==> run Z <==
==> flow/design.v <==
module ALU(in1,
				in2, 
				op, 
				result);
	output reg [31:0] result;
	input [31:0] in1, in2;
	input [3:0] op;  
	always @(*) begin
		case(op)
			4'b0001 : begin  
				result = in1 & in2;
			end
			4'b0010 : begin  
				result = in1 | in2;
			end
			4'b0011 : begin  
				result = in1 ^ in2;
			end
			4'b0100 : begin  
				result = in1 + in2;
			end
			4'b0101 : begin 
				result = in1 - in2;
			end
			4'b0110 : begin  
				result = in1 >> in2[4:0];
			end
			4'b0111 : begin  
				result = in1 << in2[4:0];
			end
			4'b1000 : begin  
				result = $signed(in1) >>> in2[4:0];
			end
			4'b1001 : begin  
				result = in1 <<< in2[4:0];
			end
			4'b1010 : begin  
				result = in1 + in2;
			end
			4'b1011 : begin  
				result = {31'b0, $signed(in1) < $signed(in2)};
			end
			4'b1100 : begin  
				result = {31'b0, in1 < in2};
			end
			default : begin 
				result = 32'b0;
			end
		endcase
	end
endmodule
module BCompare(input [31:0] op1, input [31:0] op2, input BrUn, output reg BEQ, output reg BLT);
	always@(*)begin
		BEQ = 1'b0;
		BLT = 1'b0;
		if(~BrUn)begin 
			if(op1 == op2) begin
				BEQ = 1'b1;
			end
			if($signed(op1) < $signed(op2)) begin
				BLT = 1'b1;
			end
		end
		else begin
			if({1'b0, op1} == {1'b0, op2}) begin
				BEQ = 1'b1;
			end
			if({1'b0,op1} < {1'b0, op2}) begin
				BLT = 1'b1;
			end
		end
	end
endmodule
module ControlUnit(IWord, PCSelect, RegWEn, ImmSel, BrUn, BEQ, BLT, BSel, ASel, ALUOP, WBSel, MemRW);
input [31:0] IWord;
input BEQ, BLT;
output reg PCSelect, RegWEn, ImmSel, BSel, ASel, WBSel, MemRW, BrUn;
output reg [3:0] ALUOP;
always@(*) begin
	PCSelect = 1'b0;
	RegWEn = 1'b0;
	ImmSel = 1'b0;
	BSel = 1'b0;
	ASel = 1'b0;
	MemRW = 1'b0;
	WBSel = 1'b1;
	BrUn = 1'b0;
	ALUOP = 4'h4;
	case(IWord[6:0])
		7'b0110011: begin  
			PCSelect = 1'b0;
			RegWEn = 1'b1;
			ImmSel = 1'b0;
			BSel = 1'b0;
			ASel = 1'b0;
			MemRW = 1'b0;
			WBSel = 1'b1;
			BrUn = 1'b0;
			case(IWord[14:12])
				3'h0 : begin
					case(IWord[30])
						 1'b0 : begin  
							ALUOP = 4'h4;
						 end
						 1'b1 : begin  
							ALUOP = 4'h5;
						end
					endcase
				end
				3'h1 : begin  
					ALUOP = 4'h7;
				end
				3'h2 : begin  
					ALUOP = 4'hb;
				end
				3'h3 : begin  
					ALUOP = 4'hc;
				end
				3'h4 : begin  
					ALUOP = 4'h3;
				end
				3'h5 : begin 
					case(IWord[30]) 
						1'b1: begin  
							ALUOP = 4'h8;
						end
						1'b0:begin  
							ALUOP = 4'h6;
						end
					endcase
				end
				3'h6 : begin  
					ALUOP = 4'h2;
				end
				3'h7 : begin  
					ALUOP = 4'h1;
				end
			endcase
		end
		7'b0010011 : begin  
			PCSelect = 1'b0;
			RegWEn = 1'b1;
			ImmSel = 1'b1;
			BSel = 1'b1;
			ASel = 1'b0;
			MemRW = 1'b0;
			WBSel = 1'b1;
			BrUn = 1'b0;
			case(IWord[14:12])
					3'h0 : begin  
							ALUOP = 4'h4;
					end
					3'h1 : begin  
						ALUOP = 4'h7;
					end
					3'h2 : begin  
						ALUOP = 4'hb;
					end
					3'h3 : begin  
						ALUOP = 4'hc;
					end
					3'h4 : begin  
						ALUOP = 4'h3;
					end
					3'h5 : begin 
						case(IWord[30])
							1'b0 : begin
								ALUOP = 4'h6;
							end
							1'b1 : begin
								ALUOP = 4'h8;
							end
						endcase
					end
					3'h6 : begin  
						ALUOP = 4'h2;
					end
					3'h7 : begin  
						ALUOP = 4'h1;
					end
			endcase
		end
		7'b0000011 : begin  
			PCSelect = 1'b0;
			RegWEn = 1'b1;
			ImmSel = 1'b1;
			BSel = 1'b1;
			ASel = 1'b0;
			ALUOP = 4'h4;
			MemRW = 1'b0;
			WBSel = 1'b0;
			BrUn = 1'b0;
		end
		7'b0100011 : begin  
			PCSelect = 1'b0;
			RegWEn = 1'b0;
			ImmSel = 1'b1;
			BSel = 1'b1;
			ASel = 1'b0;
			ALUOP = 4'h4;
			MemRW = 1'b1;
			WBSel = 1'b1;
		end
		7'b1100011 : begin  
			RegWEn = 1'b0;
			ImmSel = 1'b1;
			case(IWord[14:12]) 
				3'h0 : begin
					BrUn = 1'b0;
					PCSelect = BEQ;
				end
				3'h1 : begin
					BrUn = 1'b0;
					PCSelect = ~BEQ;
				end
				3'h4 : begin
					BrUn = 1'b0;
					PCSelect = BLT;
				end
				3'h5 : begin
					BrUn = 1'b0;
					PCSelect = BEQ | ~BLT;
				end
				3'h6 : begin
					BrUn = 1'b1;
					PCSelect = BLT;
				end
				3'h7 : begin
					BrUn = 1'b1;
					PCSelect = BEQ | ~BLT;
				end
				default:
				;
			endcase
			BSel = 1'b1;
			ASel = 1'b1;
			ALUOP = 4'h4;
			MemRW = 1'b0;
			WBSel = 1'b1;
		end
		default:
		;
	endcase
end
endmodule
module ImmExtend(input [12:0] imm, output reg [31:0] extend);
	always @(*) begin
		extend = {{19{imm[12]}}, imm};
	end
endmodule
module PC(input PCSel, input [31:0] branchVal, input clk, input reset, output reg [31:0] PCVal);
	always @(posedge clk) begin
		if(reset) begin
			PCVal <= 32'b0;
		end
		else if(PCSel) begin
			PCVal <= branchVal;
		end
		else begin
			PCVal <= PCVal + 3'b100;
		end
	end
endmodule
module RegFile(rs1, rs2, rd, din, out1, out2, clk, reset, enable, rw);
reg [31:0] steve [31:0];
integer i;
input [4:0] rd, rs1, rs2;
input clk, reset, enable, rw;
input [31:0] din;
output reg [31:0] out1, out2;
	always @(posedge clk) begin
		if (enable) begin
			if(reset) begin
				for( i = 0; i <= 31; i = i + 1 ) begin 
					steve[i] <= 32'b0;	
				end
			end
			else if(rw && rd != 5'd0) begin
				steve[rd] <= din; 
			end
		end
	end
	always @(*) begin
		out1 = 32'b0;
		out2 = 32'b0;
		if(enable) begin
			out1 = (rs1 == 5'd0) ? 32'b0 : steve[rs1];
			out2 = (rs2 == 5'd0) ? 32'b0 : steve[rs2];
		end
	end
endmodule
module Datapath(input clk,
					input reset,
					output [31:0] imem_addr,
					input [31:0] imem_rdata,
					output [31:0] dmem_addr,
					output [31:0] dmem_wdata,
					output dmem_we,
					input [31:0] dmem_rdata,
					output wb_valid,
					output [4:0] wb_rd,
					output [31:0] wb_data);
reg [31:0] WB;
wire PCSelect, RegWEn, ImmSel, BrUn, BEQ, BLT, BSel, ASel, WBSel, MemRW;
wire [3:0] ALUOP;
wire [31:0] longImm, IWord, data1Val, data2Val, result, PCVal, DmemOut;
reg [31:0] alu1, alu2;
reg [12:0] imm;
reg [4:0] rs1, rs2, rd;
assign IWord = imem_rdata;
assign imem_addr = PCVal;
RegFile regs(IWord[19:15], IWord[24:20], IWord[11:7], WB, data1Val, data2Val, clk, reset, 1'b1 , RegWEn);
BCompare compare(data1Val, data2Val, BrUn, BEQ, BLT);
ControlUnit cu(IWord, PCSelect, RegWEn, ImmSel, BrUn, BEQ, BLT, BSel, ASel, ALUOP, WBSel, MemRW);
PC pc(PCSelect, WB, clk, reset, PCVal);
ImmExtend longBoi(imm, longImm);
ALU alu(alu1, alu2, ALUOP, result);
assign dmem_addr = result;
assign dmem_wdata = data2Val;
assign dmem_we = MemRW & ~reset;
assign DmemOut = dmem_rdata;
assign wb_valid = RegWEn & (rd != 5'd0) & ~reset;
assign wb_rd = rd;
assign wb_data = WB;
	always@(*) begin
		if(ASel) begin
			alu1 = PCVal;
		end
		else begin
			alu1 = data1Val;
		end
		if(BSel) begin
			alu2 = longImm;
		end
		else begin
			alu2 = data2Val;
		end
		if(WBSel) begin
			WB = result;
		end
		else begin
			WB = DmemOut;
		end
		if(IWord[6:0] == 7'b1100011)begin  
			imm = {IWord[31], IWord[7], IWord[30:25], IWord[11:8], 1'b0};
		end
		else if(IWord[6:0] == 7'b0100011)begin  
			imm = {IWord[31], IWord[31:25], IWord[11:7]};
		end
		else begin
			imm = {IWord[31], IWord[31:20]};
		end
		rs1 = IWord[19:15];
		rs2 = IWord[24:20];
		rd = IWord[11:7];
	end
endmodule
==> flow/run.sh <==
#!/bin/bash
# the make line also repeats each setting of config.mk as NAME=value (left out here)
make -C /OpenROAD-flow-scripts/flow DESIGN_CONFIG=/design/flow/config.mk WORK_HOME=/design/flow/orfs CLKGATE_MAP_FILE= finish
==> flow/config.mk <==
export PLATFORM = sky130hd
export DESIGN_NAME = Datapath
export DESIGN_NICKNAME = Datapath
export VERILOG_FILES = /design/flow/design.v
export SDC_FILE = /design/flow/constraint.sdc
export NUM_CORES = 4
export LEC_CHECK = 0
export ABC_AREA = 1
export CAP_MARGIN = 25
export CORE_ASPECT_RATIO = 0.96
export CORE_MARGIN = 10
export CORE_UTILIZATION = 39
export CTS_CLUSTER_DIAMETER = 316
export GPL_ROUTABILITY_DRIVEN = 0
export GPL_TIMING_DRIVEN = 1
export HOLD_SLACK_MARGIN = 0.07
export MAX_ROUTING_LAYER = met4
export PLACE_DENSITY_LB_ADDON = 0.18
export SETUP_SLACK_MARGIN = 5.0
export SLEW_MARGIN = 20
export TNS_END_PERCENT = 95
==> flow/constraint.sdc <==
create_clock -name core_clock -period 24.8 [get_ports {clk}]
set_input_delay 4.9600 -clock core_clock [delete_from_list [all_inputs] [get_ports {clk}]]
set_output_delay 4.9600 -clock core_clock [all_outputs]
set_load 0.01 [all_outputs]
==> inputs of run E, as changes to run Z <==
==> flow/config.mk (replaced) <==
export PLATFORM = sky130hd
export DESIGN_NAME = Datapath
export DESIGN_NICKNAME = Datapath
export VERILOG_FILES = /design/flow/design.v
export SDC_FILE = /design/flow/constraint.sdc
export NUM_CORES = 4
export LEC_CHECK = 0
export CAP_MARGIN = 20
export CORE_MARGIN = 2
export CORE_UTILIZATION = 65
export PLACE_DENSITY = 0.6
export SLEW_MARGIN = 20
==> flow/constraint.sdc (replaced) <==
create_clock -name core_clock -period 13.8 [get_ports {clk}]
set_input_delay 2.7600 -clock core_clock [delete_from_list [all_inputs] [get_ports {clk}]]
set_output_delay 2.7600 -clock core_clock [all_outputs]
set_load 0.01 [all_outputs]
==> inputs of run Y, as changes to run Z <==
==> flow/config.mk (replaced) <==
export PLATFORM = sky130hd
export DESIGN_NAME = Datapath
export DESIGN_NICKNAME = Datapath
export VERILOG_FILES = /design/flow/design.v
export SDC_FILE = /design/flow/constraint.sdc
export NUM_CORES = 4
export LEC_CHECK = 0
export CAP_MARGIN = 20
export CELL_PAD_IN_SITES_DETAIL_PLACEMENT = 2
export CELL_PAD_IN_SITES_GLOBAL_PLACEMENT = 2
export CORE_ASPECT_RATIO = 1.04
export CORE_MARGIN = 6
export CORE_UTILIZATION = 63
export CTS_CLUSTER_SIZE = 93
export MAX_ROUTING_LAYER = met4
export MIN_ROUTING_LAYER = met2
export PLACE_DENSITY_LB_ADDON = 0.09
export SETUP_SLACK_MARGIN = 1.16
export SLEW_MARGIN = 0
export TNS_END_PERCENT = 20
==> flow/constraint.sdc (replaced) <==
create_clock -name core_clock -period 12.1 [get_ports {clk}]
set_input_delay 2.4200 -clock core_clock [delete_from_list [all_inputs] [get_ports {clk}]]
set_output_delay 2.4200 -clock core_clock [all_outputs]
set_load 0.01 [all_outputs]
==> results <==
| quantity | run Z | run E | run Y |
|---|---|---|---|
| Status | complete, no violations | did not finish | did not finish |
| Failing step | - | 5_1_grt | 3_1_place_gp_skip_io |
| Number of clock buffers inserted by TritonCTS | 115 | 106 | - |
| Adder-Cell Fraction of Synth Area | 2.42% | 2.48% | 2.48% |
| Std-Cell Rows | 150 | 118 | 121 |
| Number of top-level pins | 201 | 201 | - |
| Post-Syn Instances | 9051 | 6076 | 6076 |
| Number of gates given a new drive strength after cts | 0 | 0 | - |
| Hold_buf cts | 0 | 0 | - |
| Core ar. | 175000 sq um | 103000 sq um | 105000 sq um |
| Clock Sink Count | 1056 | 1056 | - |
| Top cell type by instance count after synthesis | sky130_fd_sc_hd__nand2_1 | sky130_fd_sc_hd__edfxtp_1 | sky130_fd_sc_hd__edfxtp_1 |
| Deepest level of the CTS H-tree | 3 | 3 | - |
| XOR/XNOR Fraction of Synth Area | 0.471% | 0.481% | 0.481% |
| Chip area line of the yosys report | 68800 sq um | 67300 sq um | 67300 sq um |
| Cell count after placement | 11100 | 7427 | - |
| Synth cell types | 64 | 110 | 110 |
| Die height | 431 um | 326 um | 345 um |
| Die area | 194000 sq um | 106000 sq um | 115000 sq um |
| Number of buffers on the longest clock path | 3 | 3 | - |
| Dpl ws | 7.04 ns | 1.06 ns | - |
| Area share of the leading cell type in the synthesized netlist | 44.7% | 45.7% | 45.7% |
| Post-synthesis area per instance | 7.60 sq um | 11.1 sq um | 11.1 sq um |
| Overall die width | 449 um | 326 um | 333 um |
| Post-DP HPWL | 196000 um | 227000 um | - |
